==> flow/design.v (excerpt) <==
module axi_dfm_v1_0(
    input logic s_axi_aclk,
    input logic s_axi_aresetn,
    input  logic [31:0] s_axi_awaddr,
    input  logic        s_axi_awvalid,
    output logic        s_axi_awready,
    input  logic [31:0] s_axi_wdata,
    input  logic        s_axi_wvalid,
    output logic        s_axi_wready,
    output logic s_axi_bvalid,
    input  logic s_axi_bready,
    input  logic [31:0] s_axi_araddr,
    input  logic        s_axi_arvalid,
    output logic        s_axi_arready,
    output logic [31:0] s_axi_rdata,
    output logic        s_axi_rvalid,
    input  logic        s_axi_rready,
    input  logic signal_in,
    output logic signal_done
);
Size in the first run: roughly 2500 cells after synthesis, about 27000 µm² of cells after synthesis.
clock: 1.97 ns
lec_check: 0
abc_area: 0
cap_margin: 20
cell_pad_in_sites_detail_placement: 0
core_aspect_ratio: 0.63
core_margin: 2
core_utilization: 72
cts_cluster_size: 83
place_density: 0.78
setup_slack_margin: -0.06
slew_margin: 20
tns_end_percent: 65
run.sh (not shown) runs the stock make flow with config.mk's settings and CLKGATE_MAP_FILE=.
The baseline finished but fails on setup timing.
Change:
==> flow/config.mk (replaced) <==
export PLATFORM = sky130hd
export DESIGN_NAME = axi_dfm_v1_0
export DESIGN_NICKNAME = axi_dfm_v1_0
export VERILOG_FILES = /design/flow/design.v
export SDC_FILE = /design/flow/constraint.sdc
export NUM_CORES = 4
export LEC_CHECK = 0
export ABC_AREA = 1
export CAP_MARGIN = 20
export CORE_ASPECT_RATIO = 0.72
export CORE_MARGIN = 2
export CORE_UTILIZATION = 72
export CTS_CLUSTER_DIAMETER = 399
export CTS_CLUSTER_SIZE = 99
export PLACE_DENSITY = 0.38
export SETUP_SLACK_MARGIN = 0.47
export SLEW_MARGIN = 20
What happened:
- Now the flow failed in 5_1_grt, error DRT-9419
- die size came out higher by a few percent
- synthesized cell count came out higher by well over a third
- synthesized area came out higher by a few percent
Change:
==> flow/config.mk (replaced) <==
export PLATFORM = sky130hd
export DESIGN_NAME = axi_dfm_v1_0
export DESIGN_NICKNAME = axi_dfm_v1_0
export VERILOG_FILES = /design/flow/design.v
export SDC_FILE = /design/flow/constraint.sdc
export NUM_CORES = 4
export LEC_CHECK = 0
export ABC_AREA = 0
export CAP_MARGIN = 20
export CELL_PAD_IN_SITES_DETAIL_PLACEMENT = 0
export CORE_ASPECT_RATIO = 1.35
export CORE_MARGIN = 2
export CORE_UTILIZATION = 72
export CTS_CLUSTER_SIZE = 83
export PLACE_DENSITY = 0.77
export SETUP_SLACK_MARGIN = -0.04
export SLEW_MARGIN = 40
=> This time the run produced a layout that fails on setup timing. Synthesized area falls by 4.6%. Synthesized cell count fell by 33%. Die area falls by 4.5%.
Change:
==> flow/config.mk (replaced) <==
export PLATFORM = sky130hd
export DESIGN_NAME = axi_dfm_v1_0
export DESIGN_NICKNAME = axi_dfm_v1_0
export VERILOG_FILES = /design/flow/design.v
export SDC_FILE = /design/flow/constraint.sdc
export NUM_CORES = 4
export LEC_CHECK = 0
export CAP_MARGIN = 20
export CORE_MARGIN = 2
export CORE_UTILIZATION = 72
export HOLD_SLACK_MARGIN = -0.09
export SLEW_MARGIN = 20
==> flow/constraint.sdc (replaced) <==
create_clock -name core_clock -period 3.04 [get_ports {s_axi_aclk}]
set_input_delay 0.6080 -clock core_clock [delete_from_list [all_inputs] [get_ports {s_axi_aclk}]]
set_output_delay 0.6080 -clock core_clock [all_outputs]
set_load 0.01 [all_outputs]
Result: The changed run completed without violations; design area drops by about 4.6%; setup slack improved by 0.37 ns; die area is about the same; combinational power drops by 47%.

* * *

Starting RTL as in the previous note.
clock: 3.45 ns
lec_check: 0
cap_margin: 0
cell_pad_in_sites_detail_placement: 2
core_margin: 8
core_utilization: 39
cts_cluster_diameter: 330
cts_cluster_size: 25
gpl_routability_driven: 1
hold_slack_margin: 0.3
min_routing_layer: met2
place_density_lb_addon: 0.24
slew_margin: 0
tns_end_percent: 100
==> next run, changes <==
Settings changed: CAP_MARGIN 0 to 20, CELL_PAD_IN_SITES_DETAIL_PLACEMENT 2 to default, CORE_MARGIN 8 to 2, CORE_UTILIZATION 39 to 57, CTS_CLUSTER_DIAMETER 330 to default, CTS_CLUSTER_SIZE 25 to default, GPL_ROUTABILITY_DRIVEN 1 to default, HOLD_SLACK_MARGIN 0.3 to default, MIN_ROUTING_LAYER met2 to default, PLACE_DENSITY from default to 0.6, PLACE_DENSITY_LB_ADDON 0.24 to default, SLEW_MARGIN 0 to 20, TNS_END_PERCENT 100 to default.
Clock period 3.45 ns to 2.0 ns, I/O delays scaled along.
Setup slack gets worse by 0.44 ns.
First-iteration DRC count came out lower by 70%.
Cell area went up by 8.1%.
Count of clock-buffer cells in the layout grows by 55.
Core utilization grows by 25 points.
Area after synthesis is unchanged.
==> next run, changes <==
Settings changed: CORE_UTILIZATION 57 to 40.
Clock period 2.0 ns to 5.03 ns, I/O delays scaled along.
The new run went through all stages and came out clean; first-iteration DRC count came out lower by 0.39%; worst hold slack gains 0.12 ns; global-route usage came out lower by 9.8 points.
==> next run, changes <==
Settings changed: CAP_MARGIN 20 to 0, CORE_UTILIZATION 40 to 72, CTS_CLUSTER_SIZE from default to 14, PLACE_DENSITY 0.6 to default.
Clock period 5.03 ns to 1.97 ns, I/O delays scaled along.
After rerunning:
- The changed run completed and failed the layout checks on setup timing
- die size fell by well over a third
- hold slack got worse by 0.32 ns
- non-clock buffer count rose by 166
- register-to-register slack got worse by 2.2 ns

* * *

The RTL this note starts from:
==> flow/design.v <==
module data_syn(
    input logic clk_i,
    input logic rst_n_i,
    input logic data_i,
    output logic data_o
);
logic data_a, data_b;
assign data_o = data_b;
always_ff @(posedge clk_i or negedge rst_n_i)
begin
    if (!rst_n_i) begin
        data_a <= 1'b0;
        data_b <= 1'b0;
    end else begin
        data_a <= data_i;
        data_b <= data_a;
    end
end
endmodule
module edge2en(
    input logic clk_i,
    input logic rst_n_i,
    input logic data_i,
    output logic pos_edge_o,
    output logic neg_edge_o,
    output logic any_edge_o
);
logic data_a, data_b;
assign pos_edge_o = ~data_b & data_a;
assign neg_edge_o = ~data_a & data_b;
assign any_edge_o =  data_a ^ data_b;
always_ff @(posedge clk_i or negedge rst_n_i)
begin
    if (!rst_n_i) begin
        data_a <= 1'b0;
        data_b <= 1'b0;
    end else begin
        data_a <= data_i;
        data_b <= data_a;
    end
end
endmodule
module startup #(
    parameter int W = 32
) (
    input logic clk_i,
    input logic rst_n_i,
    input logic  [4:0] gate_sync_i,
    input logic [W-1:0] gate_shift_i,
    output logic [4:0] gate_en_o
);
logic  [4:0] gate_en;
logic [W-1:0] gate_cnt;
logic        gate_next;
logic        gate_done;
assign gate_en_o = gate_en;
edge2en gate_next_en(
    .clk_i(clk_i),
    .rst_n_i(rst_n_i),
    .data_i(gate_done & (gate_en == gate_sync_i)),
    .pos_edge_o(gate_next)
);
always_ff @(posedge clk_i or negedge rst_n_i)
begin
    if (!rst_n_i) begin
        gate_en   <= 5'b00000;
        gate_cnt  <= {W{1'b0}};
        gate_done <= 1'b0;
    end else begin
        gate_en   <= gate_next ? {gate_en[3:0], (gate_sync_i != 5'b01111)} : gate_en;
        gate_cnt  <= gate_next ? {W{1'b0}} : gate_cnt + 1'b1;
        gate_done <= gate_next ? 1'b0 : (gate_cnt == gate_shift_i) ? 1'b1 : gate_done;
    end
end
endmodule
module measure #(
    parameter int W = 32
) (
    input logic clk_i,
    input logic rst_n_i,
    input logic sig_clk_i,
    input logic        gate_en_i,
    input logic [W-1:0] gate_total_i,
    output logic        reg_wr_en_o,
    output logic [2*W-1:0] reg_wr_data_o,
    output logic gate_sync_o
);
logic sig_clk_s;
logic sig_clk_p;
logic gate_sync;
logic gate_sync_n;
logic        gate_en;
logic [W-1:0] gate_cnt;
logic [W-1:0] sig_clk_cnt;
logic [W-1:0] ref_clk_cnt;
logic        reg_wr_en;
logic [2*W-1:0] reg_wr_data;
assign reg_wr_en_o   = reg_wr_en;
assign reg_wr_data_o = reg_wr_data;
assign gate_sync_o = gate_sync;
data_syn sig_clk_syn(
    .clk_i(clk_i),
    .rst_n_i(rst_n_i),
    .data_i(sig_clk_i),
    .data_o(sig_clk_s)
);
edge2en sig_clk_en(
    .clk_i(clk_i),
    .rst_n_i(rst_n_i),
    .data_i(sig_clk_s),
    .pos_edge_o(sig_clk_p)
);
edge2en gate_sync_en(
    .clk_i(clk_i),
    .rst_n_i(rst_n_i),
    .data_i(gate_sync),
    .neg_edge_o(gate_sync_n)
);
always_ff @(posedge clk_i or negedge rst_n_i)
begin
    if (!rst_n_i) begin
        gate_en  <= 1'b0;
        gate_cnt <= {W{1'b0}};
        gate_sync <= 1'b0;
        sig_clk_cnt <= {W{1'b0}};
        ref_clk_cnt <= {W{1'b0}};
        reg_wr_en   <= 1'b0;
        reg_wr_data <= {(2*W){1'b0}};
    end else begin
        if (gate_sync) begin
            gate_en  <= (gate_cnt == gate_total_i) ? 1'b0 : gate_en;
            gate_cnt <= (gate_cnt == gate_total_i) ? {W{1'b0}} : gate_cnt + 1'b1;
            gate_sync <= (sig_clk_p & ~gate_en) ? 1'b0 : gate_sync;
            sig_clk_cnt <= sig_clk_p ? sig_clk_cnt + 1'b1 : sig_clk_cnt;
            ref_clk_cnt <= ref_clk_cnt + 1'b1;
        end else begin
            gate_en  <= gate_en_i;
            gate_cnt <= {W{1'b0}};
            gate_sync <= (sig_clk_p & gate_en) ? 1'b1 : gate_sync;
            sig_clk_cnt <= reg_wr_en ? {W{1'b0}} : sig_clk_cnt;
            ref_clk_cnt <= reg_wr_en ? {W{1'b0}} : ref_clk_cnt;
        end
        reg_wr_en   <= gate_sync_n;
        reg_wr_data <= gate_sync_n ? {ref_clk_cnt, sig_clk_cnt} : reg_wr_data;
    end
end
endmodule
`timescale 1ns / 1ps
module axi_dfm_v1_0(
    input logic s_axi_aclk,
    input logic s_axi_aresetn,
    input  logic [31:0] s_axi_awaddr,
    input  logic        s_axi_awvalid,
    output logic        s_axi_awready,
    input  logic [31:0] s_axi_wdata,
    input  logic        s_axi_wvalid,
    output logic        s_axi_wready,
    output logic s_axi_bvalid,
    input  logic s_axi_bready,
    input  logic [31:0] s_axi_araddr,
    input  logic        s_axi_arvalid,
    output logic        s_axi_arready,
    output logic [31:0] s_axi_rdata,
    output logic        s_axi_rvalid,
    input  logic        s_axi_rready,
    input  logic signal_in,
    output logic signal_done
);
localparam int W = 16;
logic [4:0] gate_en;
logic [4:0] gate_sync;
logic [W-1:0] gate_shift;
logic [W-1:0] gate_total;
logic     [4:0] raw_wr_en;
logic [2*W-1:0] raw_wr_data[5];
logic           reg_wr_en;
logic [2*W-1:0] reg_wr_data;
logic [2*W-1:0] reg_rd_data;
assign s_axi_awready = s_axi_aresetn && s_axi_awvalid && (!s_axi_bvalid || s_axi_bready);
assign s_axi_wready  = s_axi_aresetn && s_axi_wvalid  && (!s_axi_bvalid || s_axi_bready);
assign s_axi_arready = s_axi_aresetn && s_axi_arvalid && (!s_axi_rvalid || s_axi_rready);
assign signal_done = reg_wr_en;
always_ff @(posedge s_axi_aclk or negedge s_axi_aresetn)
begin
    if (!s_axi_aresetn) begin
        gate_shift <= {W{1'b0}};
        gate_total <= {W{1'b0}};
        reg_rd_data <= {(2*W){1'b0}};
        s_axi_bvalid <= 1'b0;
        s_axi_rvalid <= 1'b0;
        s_axi_rdata <= 32'h0000_0000;
    end else begin
        if (s_axi_awready) begin
            case (s_axi_awaddr[7:0])
                8'h00:
                    gate_shift <= s_axi_wdata[W-1:0];
                8'h04:
                    gate_total <= s_axi_wdata[W-1:0];
                default:
                    reg_rd_data <= reg_wr_data;
            endcase
        end
        if (s_axi_arready) begin
            case (s_axi_araddr[7:0])
                8'h00:
                    s_axi_rdata <= {{(32-W){1'b0}}, gate_shift};
                8'h04:
                    s_axi_rdata <= {{(32-W){1'b0}}, gate_total};
                8'h08:
                    s_axi_rdata <= {{(32-W){1'b0}}, reg_rd_data[W-1:0]};
                8'h0C:
                    s_axi_rdata <= {{(32-W){1'b0}}, reg_rd_data[2*W-1:W]};
                default:
                    s_axi_rdata <= 32'h0000_0000;
            endcase
        end
        s_axi_bvalid <= (s_axi_bvalid & ~s_axi_bready) | s_axi_awready;
        s_axi_rvalid <= (s_axi_rvalid & ~s_axi_rready) | s_axi_arready;
    end
end
startup #(.W(W)) startup(
    .clk_i(s_axi_aclk),
    .rst_n_i(s_axi_aresetn),
    .gate_sync_i(gate_sync),
    .gate_shift_i(gate_shift),
    .gate_en_o(gate_en)
);
genvar i;
generate
    for (i = 0; i < 5; i = i + 1) begin: measure_block
        measure #(.W(W)) measure(
            .clk_i(s_axi_aclk),
            .rst_n_i(s_axi_aresetn),
            .sig_clk_i(signal_in),
            .gate_en_i(gate_en[i]),
            .gate_total_i(gate_total),
            .reg_wr_en_o(raw_wr_en[i]),
            .reg_wr_data_o(raw_wr_data[i]),
            .gate_sync_o(gate_sync[i])
        );
    end
endgenerate
always_ff @(posedge s_axi_aclk or negedge s_axi_aresetn)
begin
    if (!s_axi_aresetn) begin
        reg_wr_en   <= 1'b0;
        reg_wr_data <= {(2*W){1'b0}};
    end else begin
        reg_wr_en <= raw_wr_en[0] | raw_wr_en[1] | raw_wr_en[2] | raw_wr_en[3] | raw_wr_en[4];
        case (raw_wr_en)
            5'b00001:
                reg_wr_data <= raw_wr_data[0];
            5'b00010:
                reg_wr_data <= raw_wr_data[1];
            5'b00100:
                reg_wr_data <= raw_wr_data[2];
            5'b01000:
                reg_wr_data <= raw_wr_data[3];
            5'b10000:
                reg_wr_data <= raw_wr_data[4];
            default:
                reg_wr_data <= reg_wr_data;
        endcase
    end
end
endmodule
Settings: LEC_CHECK=0, CAP_MARGIN=20, CORE_MARGIN=2, CORE_UTILIZATION=72, PLACE_DENSITY=0.38, SLEW_MARGIN=20; clock period 2.14 ns.
The baseline went through all stages and came out clean.
Edit:
--- a/flow/config.mk
+++ b/flow/config.mk
@@ -10,3 +10,3 @@
 export CORE_UTILIZATION = 72
-export PLACE_DENSITY = 0.38
+export PLACE_DENSITY = 0.78
 export SLEW_MARGIN = 20
==> flow/constraint.sdc (replaced) <==
create_clock -name core_clock -period 1.98 [get_ports {s_axi_aclk}]
set_input_delay 0.3960 -clock core_clock [delete_from_list [all_inputs] [get_ports {s_axi_aclk}]]
set_output_delay 0.3960 -clock core_clock [all_outputs]
set_load 0.01 [all_outputs]
After rerunning:
- This time the run finished but failed the layout checks on setup timing
- die size is unchanged
- critical path depth stays the same
- non-clock buffer count climbs by 44
- total power climbs by 11%
- worst hold slack degrades by 0.029 ns
Edit:
--- a/flow/config.mk
+++ b/flow/config.mk
@@ -9,4 +9,4 @@
 export CORE_MARGIN = 2
-export CORE_UTILIZATION = 72
-export PLACE_DENSITY = 0.78
+export CORE_UTILIZATION = 40
+export PLACE_DENSITY = 0.6
 export SLEW_MARGIN = 20
==> flow/constraint.sdc (replaced) <==
create_clock -name core_clock -period 3.55 [get_ports {s_axi_aclk}]
set_input_delay 0.7100 -clock core_clock [delete_from_list [all_inputs] [get_ports {s_axi_aclk}]]
set_output_delay 0.7100 -clock core_clock [all_outputs]
set_load 0.01 [all_outputs]
- With this change the flow finished with timing, DRC and antenna clean
- power is lower by about 44%
- critical path depth stays the same
- final area fell by about 2%
- global-route usage goes down by 20 points
- core utilization falls by 39 points
- combinational power goes down by 53%
- register-to-register slack improved by 1.1 ns
- flip-flop count is unchanged
No activity file was given, so power comes from the tool's default toggle rates.
